==> fjord <==
==> flow/design.v <==
module FpCustomAddSub 
# (
	parameter	ManWidth	=	16,
	parameter	ExpWidth	=	6
)
(Rst_i,Clk_i,A_i,B_i,AddSub_i,Nd_i,Result_o,ResultValid_o);	
	function integer Log2;
	input integer value;
		begin
			Log2 = 0;
			while (value > 1) begin
				value   = value >> 1;
				Log2    = Log2 + 1;
			end
		end
	endfunction
	localparam	InOutWidth	=	1+ExpWidth+ManWidth;
	localparam	ExtManWidth	=	ManWidth+1;
	localparam	Stages	=	Log2(InOutWidth);
	input	Rst_i;
	input	Clk_i;
	input	[InOutWidth-1:0]	A_i;
	input	[InOutWidth-1:0]	B_i;
	input	AddSub_i;
	input	Nd_i;
	output	[InOutWidth-1:0]	Result_o;
	output	ResultValid_o;
	wire	signB	=	B_i[InOutWidth-1]^AddSub_i;
	wire	[InOutWidth-2:0]	absA	=	A_i[InOutWidth-2:0];
	wire	[InOutWidth-2:0]	absB	=	B_i[InOutWidth-2:0];
	reg		[InOutWidth-1:0]	muxA;
	reg		[InOutWidth-1:0]	muxB;
	reg	impliedA;
	reg	impliedB;
	reg	[InOutWidth-1:0]	muxAReg;
	reg	[InOutWidth-1:0]	muxBReg;
	reg	[ExpWidth-1:0]		expDiff;
	reg	addSubOrepation;
	wire	[ManWidth:0]	manA	=	{impliedA,	muxAReg[ManWidth-1:0]};
	wire	[ManWidth:0]	manB	=	{impliedB,	muxBReg[ManWidth-1:0]};
	reg	[ManWidth:0]	manANorm;
	reg	[ManWidth:0]	manBNorm;
	reg	addSubOrepationReg;
	reg	[ExtManWidth:0]	manSum;
	wire	[Stages-1:0]	distance;
	wire	[ExtManWidth+1:0]	dataArray	[0:Stages];
	wire	[Stages+1:0]	distanceR	=	{2'b00,distanceR1};
	reg		[ExtManWidth-1:0]	manSumReg;
	wire	[ExtManWidth-1:0]	normCMan	=	manSumReg	<<	distanceR1[Stages-1:0];	 
	reg	[ManWidth-1:0]	manC;
	reg	[ExpWidth-1:0]	expAPipe	[0:4];
	reg	[ExpWidth-1:0]	expC;
	reg	[4:0]	signC;
	reg	[8:0]	valid;
	assign  dataArray [0]	=	manSum;		
	assign	Result_o	=	{signC[4],expC,manC};
	assign	ResultValid_o	=	valid[4];
	always	@(*)	begin
		if	(absA<absB)	begin
			muxA	<=	{signB,absB};
			muxB	<=	{A_i[InOutWidth-1],absA};
		end	else	begin
			muxA	<=	{A_i[InOutWidth-1],absA};
			muxB	<=	{signB,absB};
		end 
	end
	always	@(posedge	Clk_i)	begin
		if	(muxA	[InOutWidth-2 -:ExpWidth]	==	8'h00)	begin	 
			impliedA	<=	1'b0;	 
		end	else	begin
			impliedA	<=	1'b1;	 
		end
		if	(muxB	[InOutWidth-2 -:ExpWidth]	==	8'h00)	begin	 
			impliedB	<=	1'b0;
		end	else	begin
			impliedB	<=	1'b1;
		end
		muxAReg	<=	muxA;
		muxBReg	<=	muxB;
		expDiff	<=	muxA[InOutWidth-2 -:ExpWidth]	-	muxB[InOutWidth-2 -:ExpWidth];	 
		addSubOrepation	<=	muxA[InOutWidth-1]	^	muxB[InOutWidth-1];	 
	end
	always	@(posedge	Clk_i)	begin
		manANorm	<=	manA;
		manBNorm	<=	manB	>>	expDiff;	 
		addSubOrepationReg <= addSubOrepation;
	end
	always	@(posedge	Clk_i)	begin
		if	(Rst_i)	begin
			manSum	<=	{ExtManWidth{1'b0}};
		end	else	if	(!addSubOrepationReg)	begin
			manSum	<=	{1'b0,	manANorm}	+	{1'b0,	manBNorm};
		end	else	begin
			manSum	<=	{1'b0,	manANorm}	-	{1'b0,	manBNorm};
		end
	end
	genvar	i;
	generate	
		for (i=0; i<Stages; i=i+1)	begin: searchMSB
			wire [ExtManWidth+1:0] dataIn;	
			wire [ExtManWidth+1:0] shitedDataOut;
			wire [ExtManWidth+1:0] dataOut;
			assign  dataIn = dataArray[i];
			wire    shiftDesired = ~|(dataIn[ExtManWidth+1:ExtManWidth+1-(1 << (Stages-1-i))]);
			assign  distance[(Stages-1-i)] = shiftDesired;		
			assign  shitedDataOut = dataIn << (1 << (Stages-1-i));	
			assign  dataOut = shiftDesired ? shitedDataOut : dataIn;	
			assign  dataArray[i+1] = dataOut;
		end
		reg	[Stages-1:0]	distanceR1;
		always	@(posedge	Clk_i)	begin
			distanceR1	<=	distance;
		end
	endgenerate	
	always	@(posedge	Clk_i)	begin
		manSumReg	<=	manSum	[ExtManWidth-1 -:ExtManWidth];
	end
	always	@(posedge	Clk_i)	begin
		if	(Rst_i)	begin
			manC	<=	{ManWidth{1'b0}};
		end	else	begin
			manC	<=	normCMan	[ExtManWidth-1 -:ManWidth];	 
		end
	end
	always	@(posedge	Clk_i)	begin	
		expAPipe[0]	<=	muxA[InOutWidth-2 -:ExpWidth];	 
		expAPipe[1]	<=	expAPipe[0];
		expAPipe[2]	<=	expAPipe[1];
		expAPipe[3]	<=	expAPipe[2];
		expAPipe[4]	<=	expAPipe[3];
	end
	always	@(posedge	Clk_i)	begin
		if	(&distanceR1)	begin
			expC	<=	{ExpWidth{1'b0}};
		end	else	begin
			if	(expAPipe[3]	>=	distanceR)	begin
				expC	<=	expAPipe[3]-distanceR+1;			 
			end	else	begin
				expC	<=	{{ExpWidth+1{1'b0}},1'b1};
			end
		end	
	end
	always	@(posedge	Clk_i)	begin
		signC	<=	{signC[3:0],	muxA[InOutWidth-1]};
	end
	always	@(posedge	Clk_i)	begin
		valid	<=	{valid[7:0],Nd_i};
	end	
endmodule
==> flow/run.sh <==
#!/bin/bash
# the make line also repeats each setting of config.mk as NAME=value (left out here)
make -C /OpenROAD-flow-scripts/flow DESIGN_CONFIG=/design/flow/config.mk WORK_HOME=/design/flow/orfs CLKGATE_MAP_FILE= finish
==> flow/config.mk <==
export PLATFORM = sky130hd
export DESIGN_NAME = FpCustomAddSub
export DESIGN_NICKNAME = FpCustomAddSub
export VERILOG_FILES = /design/flow/design.v
export SDC_FILE = /design/flow/constraint.sdc
export NUM_CORES = 4
export LEC_CHECK = 0
export ABC_AREA = 1
export CAP_MARGIN = 20
export CELL_PAD_IN_SITES_DETAIL_PLACEMENT = 1
export CELL_PAD_IN_SITES_GLOBAL_PLACEMENT = 1
export CORE_MARGIN = 4
export CORE_UTILIZATION = 15
export CTS_CLUSTER_DIAMETER = 92
export CTS_CLUSTER_SIZE = 84
export GPL_ROUTABILITY_DRIVEN = 0
export MAX_ROUTING_LAYER = met5
export MIN_ROUTING_LAYER = met1
export PLACE_DENSITY_LB_ADDON = 0.03
export SLEW_MARGIN = 0
export TNS_END_PERCENT = 65
==> flow/constraint.sdc <==
create_clock -name core_clock -period 2.65 [get_ports {Clk_i}]
set_input_delay 0.5300 -clock core_clock [delete_from_list [all_inputs] [get_ports {Clk_i}]]
set_output_delay 0.5300 -clock core_clock [all_outputs]
set_load 0.01 [all_outputs]
==> juniper (differences from fjord) <==
ABC_AREA = default   (was 1)
CELL_PAD_IN_SITES_DETAIL_PLACEMENT = default   (was 1)
CELL_PAD_IN_SITES_GLOBAL_PLACEMENT = default   (was 1)
CORE_MARGIN = 2   (was 4)
CORE_UTILIZATION = 40   (was 15)
CTS_CLUSTER_DIAMETER = default   (was 92)
CTS_CLUSTER_SIZE = default   (was 84)
GPL_ROUTABILITY_DRIVEN = default   (was 0)
MAX_ROUTING_LAYER = default   (was met5)
MIN_ROUTING_LAYER = default   (was met1)
PLACE_DENSITY_LB_ADDON = default   (was 0.03)
SLEW_MARGIN = 20   (was 0)
TNS_END_PERCENT = default   (was 65)
==> flow/constraint.sdc (replaced) <==
create_clock -name core_clock -period 3.87 [get_ports {Clk_i}]
set_input_delay 0.7740 -clock core_clock [delete_from_list [all_inputs] [get_ports {Clk_i}]]
set_output_delay 0.7740 -clock core_clock [all_outputs]
set_load 0.01 [all_outputs]
==> zinc (differences from fjord) <==
CELL_PAD_IN_SITES_DETAIL_PLACEMENT = default   (was 1)
CELL_PAD_IN_SITES_GLOBAL_PLACEMENT = default   (was 1)
CORE_MARGIN = 2   (was 4)
CORE_UTILIZATION = 40   (was 15)
CTS_CLUSTER_DIAMETER = default   (was 92)
CTS_CLUSTER_SIZE = default   (was 84)
GPL_ROUTABILITY_DRIVEN = default   (was 0)
MAX_ROUTING_LAYER = met4   (was met5)
MIN_ROUTING_LAYER = default   (was met1)
PLACE_DENSITY_LB_ADDON = default   (was 0.03)
SLEW_MARGIN = 20   (was 0)
TNS_END_PERCENT = default   (was 65)
==> flow/constraint.sdc (replaced) <==
create_clock -name core_clock -period 4.5 [get_ports {Clk_i}]
set_input_delay 0.9000 -clock core_clock [delete_from_list [all_inputs] [get_ports {Clk_i}]]
set_output_delay 0.9000 -clock core_clock [all_outputs]
set_load 0.01 [all_outputs]
==> impl_metrics.py <==
# Metrics from the implementation run
metrics = {
    "status": {
        "status": "complete, no violations",
    },
    "synth": {
        "synth.distinct_cells": 42,
        "ys_sh_adder_pct": 9.26,
        "logic_family": "simple AND/OR/NAND/NOR gates",
    },
    "cells_and_area": {
        "fin_util_pct": 48.7,
    },
    "sta": {
        "hold_slack_ns": 0.326,
    },
    "critical_path": {
        "ff2ff_setup_slack_ns": 1.58,
        "crit_arrival_ns": 3.53,
    },
    "floorplanning": {
        "die_width_um": 143,
    },
    "global_routing": {
        "grt_max_degree": 37,
        "grt.total_usage_pct": 16.1,
    },
    "cts": {
        "cts_resized": 0,
    },
    "pwr": {
        "p_seq_share_pct": 36.9,
    },
    "routing": {
        "m1WireLength_um": 7130,
    },
}
(the above is from zinc)
==> impl_metrics.py <==
# Metrics from the implementation run
metrics = {
    "pwr": {
        "p_seq_share_pct": 29.2,
    },
    "cts": {
        "cts_resized": 54,
    },
    "global_routing": {
        "grt_max_degree": 27,
        "grt.total_usage_pct": 9.82,
    },
    "critical_path": {
        "crit_arrival_ns": 2.98,
        "ff2ff_setup_slack_ns": 0.05,
    },
    "synth": {
        "ys_sh_adder_pct": 9.26,
        "synth.distinct_cells": 42,
    },
    "routing": {
        "m1WireLength_um": 11800,
    },
    "status": {
        "status": "complete, no violations",
    },
    "floorplanning": {
        "die_width_um": 234,
    },
}
(the above is from fjord)
==> impl_metrics.py <==
# Metrics from the implementation run
metrics = {
    "status": {
        "status": "complete, no violations",
    },
    "synth": {
        "ys_sh_adder_pct": 9.27,
        "synth.distinct_cells": 65,
        "logic_family": "AND-OR/OR-AND gates",
    },
    "critical_path": {
        "ff2ff_setup_slack_ns": 0.43,
        "crit_arrival_ns": 3.76,
    },
    "global_routing": {
        "grt.total_usage_pct": 15.0,
        "grt_max_degree": 43,
    },
    "cells_and_area": {
        "fin_util_pct": 50.2,
    },
    "sta": {
        "hold_slack_ns": 0.320,
    },
    "routing": {
        "m1WireLength_um": 6770,
    },
    "cts": {
        "cts_resized": 0,
    },
    "pwr": {
        "p_seq_share_pct": 35.0,
    },
}
(the above is from juniper)
No activity file was given, so power comes from the tool's default toggle rates.
